Setup of build 5:
Design fir, start of the top module:
module fir(
	input			clk_100k,
	input			rst_n,
	input 	signed [8:0]	samp_in,
	output 	signed [8:0]	fir_out	
);
wire	signed [15:0]	b[0:20];
reg	signed [8:0]	samp[0:20]; 
wire signed [24:0]	mult[0:20];
wire signed [33:0]	sum;
assign b[0] = 16'h0312;
assign b[1] = 16'h03F8;
assign b[2] = 16'h0694;
assign b[3] = 16'h0AAD;
assign b[4] = 16'h0FE6;
assign b[5] = 16'h15BC;
assign b[6] = 16'h1B9F;
assign b[7] = 16'h20F9;
assign b[8] = 16'h2539;
assign b[9] = 16'h27F6;
assign b[10] = 16'h28E9;
assign b[11] = 16'h27F6;
assign b[12] = 16'h2539;
assign b[13] = 16'h20F9;
assign b[14] = 16'h1B9F;
assign b[15] = 16'h15BC;
assign b[16] = 16'h0FE6;
assign b[17] = 16'h0AAD;
assign b[18] = 16'h0694;
assign b[19] = 16'h03F8;
assign b[20] = 16'h0312;
integer i;
always @(posedge clk_100k or negedge rst_n) begin
	if(!rst_n) begin
		for(i=20;i>=0;i=i-1)begin
			samp[i] <= 0;
		end
	end
	else begin  
		for(i=20;i>0;i=i-1)begin
			samp[i] <= samp[i-1];
		end
		samp[0] <= samp_in;
	end
end
genvar j;
for(j=0;j<=20;j=j+1)begin
	assign mult[j] = $signed(samp[j])*$signed(b[j]);
end
assign sum = mult[0]+mult[1]+mult[2]+mult[3]+mult[4]+mult[5]+mult[6]+mult[7]+mult[8]+mult[9]+mult[10]+mult[11]+mult[12]+mult[13]+mult[14]+mult[15]+mult[16]+mult[17]+mult[18]+mult[19]+mult[20];
assign fir_out = sum[24:16];
endmodule
For scale: ~5000 cells after synthesis, ~20 I/O pins.
==> flow/config.mk <==
export PLATFORM = sky130hd
export DESIGN_NAME = fir
export DESIGN_NICKNAME = fir
export VERILOG_FILES = /design/flow/design.v
export SDC_FILE = /design/flow/constraint.sdc
export NUM_CORES = 4
export LEC_CHECK = 0
export CAP_MARGIN = 15
export CORE_ASPECT_RATIO = 0.81
export CORE_MARGIN = 2
export CORE_UTILIZATION = 33
export CTS_CLUSTER_DIAMETER = 156
export CTS_CLUSTER_SIZE = 40
export GPL_ROUTABILITY_DRIVEN = 0
export GPL_TIMING_DRIVEN = 1
export HOLD_SLACK_MARGIN = 0.09
export MAX_ROUTING_LAYER = met4
export PLACE_DENSITY_LB_ADDON = 0.17
export SLEW_MARGIN = 20
export TNS_END_PERCENT = 90
==> flow/constraint.sdc <==
create_clock -name core_clock -period 16.0 [get_ports {clk_100k}]
set_input_delay 3.2000 -clock core_clock [delete_from_list [all_inputs] [get_ports {clk_100k}]]
set_output_delay 3.2000 -clock core_clock [all_outputs]
set_load 0.01 [all_outputs]
run.sh (not shown) runs the stock make flow with config.mk's settings and CLKGATE_MAP_FILE=.
For build 85, these inputs were changed with respect to build 5:
# build 5
export LEC_CHECK = 0
export CAP_MARGIN = 15
export CORE_ASPECT_RATIO = 0.81
export CORE_MARGIN = 2
export CORE_UTILIZATION = 33
export CTS_CLUSTER_DIAMETER = 156
export CTS_CLUSTER_SIZE = 40
export GPL_ROUTABILITY_DRIVEN = 0
export GPL_TIMING_DRIVEN = 1
export HOLD_SLACK_MARGIN = 0.09
export MAX_ROUTING_LAYER = met4
export PLACE_DENSITY_LB_ADDON = 0.17
export SLEW_MARGIN = 20
export TNS_END_PERCENT = 90
create_clock -name core_clock -period 16.0 [get_ports {clk_100k}]
# build 85
export LEC_CHECK = 0
export CAP_MARGIN = 30
export CORE_MARGIN = 2
export CORE_UTILIZATION = 21
export GPL_TIMING_DRIVEN = 0
export MIN_ROUTING_LAYER = met2
export SETUP_SLACK_MARGIN = 2.64
export SLEW_MARGIN = 20
create_clock -name core_clock -period 16.0 [get_ports {clk_100k}]
Nothing crashed in build 85 and all stages finished; the problem is that the final layout failed, the offending checks being negative setup slack.
Across both runs, summed area of non-filler cells in the final layout was higher for build 85 than for build 5.
Against build 5, setup slack of the critical path after layout in build 85 came out worse.
Final-layout clock-cell area share essentially unchanged between build 85 and build 5.
Comparing final critical-path share of the clock period for build 85 and build 5, the bigger number came from build 85.
Run comparison: build 85 destination of the critical timing path fir_out[7]; build 5 destination of the critical timing path fir_out[6]
When the final numbers for build 85 and build 5 were put side by side, the flop share of the area turned out to be smaller in build 85.
The slowest stage cell on the critical path comes out fa_2 in one run and fa_1 in the other, namely in build 85 and build 5 respectively.
Input changes introduced in build 75 (baseline for comparison: build 85):
# build 85
export LEC_CHECK = 0
export CAP_MARGIN = 30
export CORE_MARGIN = 2
export CORE_UTILIZATION = 21
export GPL_TIMING_DRIVEN = 0
export MIN_ROUTING_LAYER = met2
export SETUP_SLACK_MARGIN = 2.64
export SLEW_MARGIN = 20
create_clock -name core_clock -period 16.0 [get_ports {clk_100k}]
# build 75
export LEC_CHECK = 0
export CAP_MARGIN = 0
export CORE_MARGIN = 5
export CORE_UTILIZATION = 65
export CTS_CLUSTER_DIAMETER = 248
export CTS_CLUSTER_SIZE = 99
export HOLD_SLACK_MARGIN = 0.24
export PLACE_DENSITY = 0.6
export SETUP_SLACK_MARGIN = 0.42
export SLEW_MARGIN = 20
create_clock -name core_clock -period 16.0 [get_ports {clk_100k}]
--- outcome ---
Summary of build 85 and build 75: one run falls short of a clean finish, namely build 85. Build 75 against build 85: core utilization increased by 46 points relative to the old numbers; worst-margin pin slew fell 0.12 ns. Per the comparison of build 75 with build 85, post-layout instance count excluding filler cells shrank by about 27%, cell area after technology mapping held steady, die width shrank by 42%.
Edits applied to the flow inputs when going from build 75 to build 88:
# build 75
export LEC_CHECK = 0
export CAP_MARGIN = 0
export CORE_MARGIN = 5
export CORE_UTILIZATION = 65
export CTS_CLUSTER_DIAMETER = 248
export CTS_CLUSTER_SIZE = 99
export HOLD_SLACK_MARGIN = 0.24
export PLACE_DENSITY = 0.6
export SETUP_SLACK_MARGIN = 0.42
export SLEW_MARGIN = 20
create_clock -name core_clock -period 16.0 [get_ports {clk_100k}]
# build 88
export LEC_CHECK = 0
export CAP_MARGIN = 20
export CORE_MARGIN = 2
export CORE_UTILIZATION = 40
export CTS_CLUSTER_DIAMETER = 235
export GPL_ROUTABILITY_DRIVEN = 0
export MAX_ROUTING_LAYER = met4
export SLEW_MARGIN = 20
create_clock -name core_clock -period 16.0 [get_ports {clk_100k}]
--- outcome ---
Going from build 75 to build 88, die size rose 55%; number of placement rows went up 29; combinational gate area now sits lower.
--- input diff build 88..build 41 ---
# build 88
export LEC_CHECK = 0
export CAP_MARGIN = 20
export CORE_MARGIN = 2
export CORE_UTILIZATION = 40
export CTS_CLUSTER_DIAMETER = 235
export GPL_ROUTABILITY_DRIVEN = 0
export MAX_ROUTING_LAYER = met4
export SLEW_MARGIN = 20
create_clock -name core_clock -period 16.0 [get_ports {clk_100k}]
# build 41
export LEC_CHECK = 0
export ABC_AREA = 1
export CAP_MARGIN = 0
export CORE_MARGIN = 5
export CORE_UTILIZATION = 65
export CTS_CLUSTER_DIAMETER = 207
export CTS_CLUSTER_SIZE = 99
export HOLD_SLACK_MARGIN = 0.24
export PLACE_DENSITY = 0.6
export SETUP_SLACK_MARGIN = -0.5
export SLEW_MARGIN = 20
create_clock -name core_clock -period 16.0 [get_ports {clk_100k}]
==> comparison <==
- FAIL: build 41; every other run in build 88 and build 41 is clean
- What the final checks of build 41 revealed, after a flow that finished every stage, was a layout that fails on negative setup slack.
- NOTE number of tap cells inserted build 88->build 41 decreased by more than a quarter
- The total of cells resized after clock tree synthesis of build 41 falls short of that of build 88 by 57.
- Build 41 vs build 88: final cycle utilization of the critical path up
- Build 88 has a lower synthesized area than build 41.
- Of build 88 and build 41, the run reporting the higher number of non-clock buffers was build 88.
- Against build 88, build 41 comes in 3.1 points higher on met3 usage.
- Changes observed in build 41 relative to build 88: maximum achievable frequency shows a reduction of 1.6 MHz, final hold slack fell 0.022 ns, top fanout value on the critical path picked up an extra 1.
Inputs modified between build 41 and build 72:
# build 41
export LEC_CHECK = 0
export ABC_AREA = 1
export CAP_MARGIN = 0
export CORE_MARGIN = 5
export CORE_UTILIZATION = 65
export CTS_CLUSTER_DIAMETER = 207
export CTS_CLUSTER_SIZE = 99
export HOLD_SLACK_MARGIN = 0.24
export PLACE_DENSITY = 0.6
export SETUP_SLACK_MARGIN = -0.5
export SLEW_MARGIN = 20
create_clock -name core_clock -period 16.0 [get_ports {clk_100k}]
# build 72
export LEC_CHECK = 0
export CAP_MARGIN = 15
export CORE_MARGIN = 2
export CORE_UTILIZATION = 40
export CTS_CLUSTER_DIAMETER = 235
export CTS_CLUSTER_SIZE = 40
export GPL_ROUTABILITY_DRIVEN = 0
export GPL_TIMING_DRIVEN = 1
export MAX_ROUTING_LAYER = met4
export SLEW_MARGIN = 20
export TNS_END_PERCENT = 90
create_clock -name core_clock -period 16.0 [get_ports {clk_100k}]
- Build 72 completed every stage of the flow, and the final layout passed the timing, DRC and antenna checks.
- Changes observed in build 72 relative to build 41: initial antenna violation count up 3, time the worst path needs with I/O delays and setup went down 0.39 ns, synthesized area fell by about 1.7%, average cell area after synthesis increased by about 6.4% relative to the old numbers.
- Sort build 41 and build 72 by setup slack, descending, and build 72 comes first.
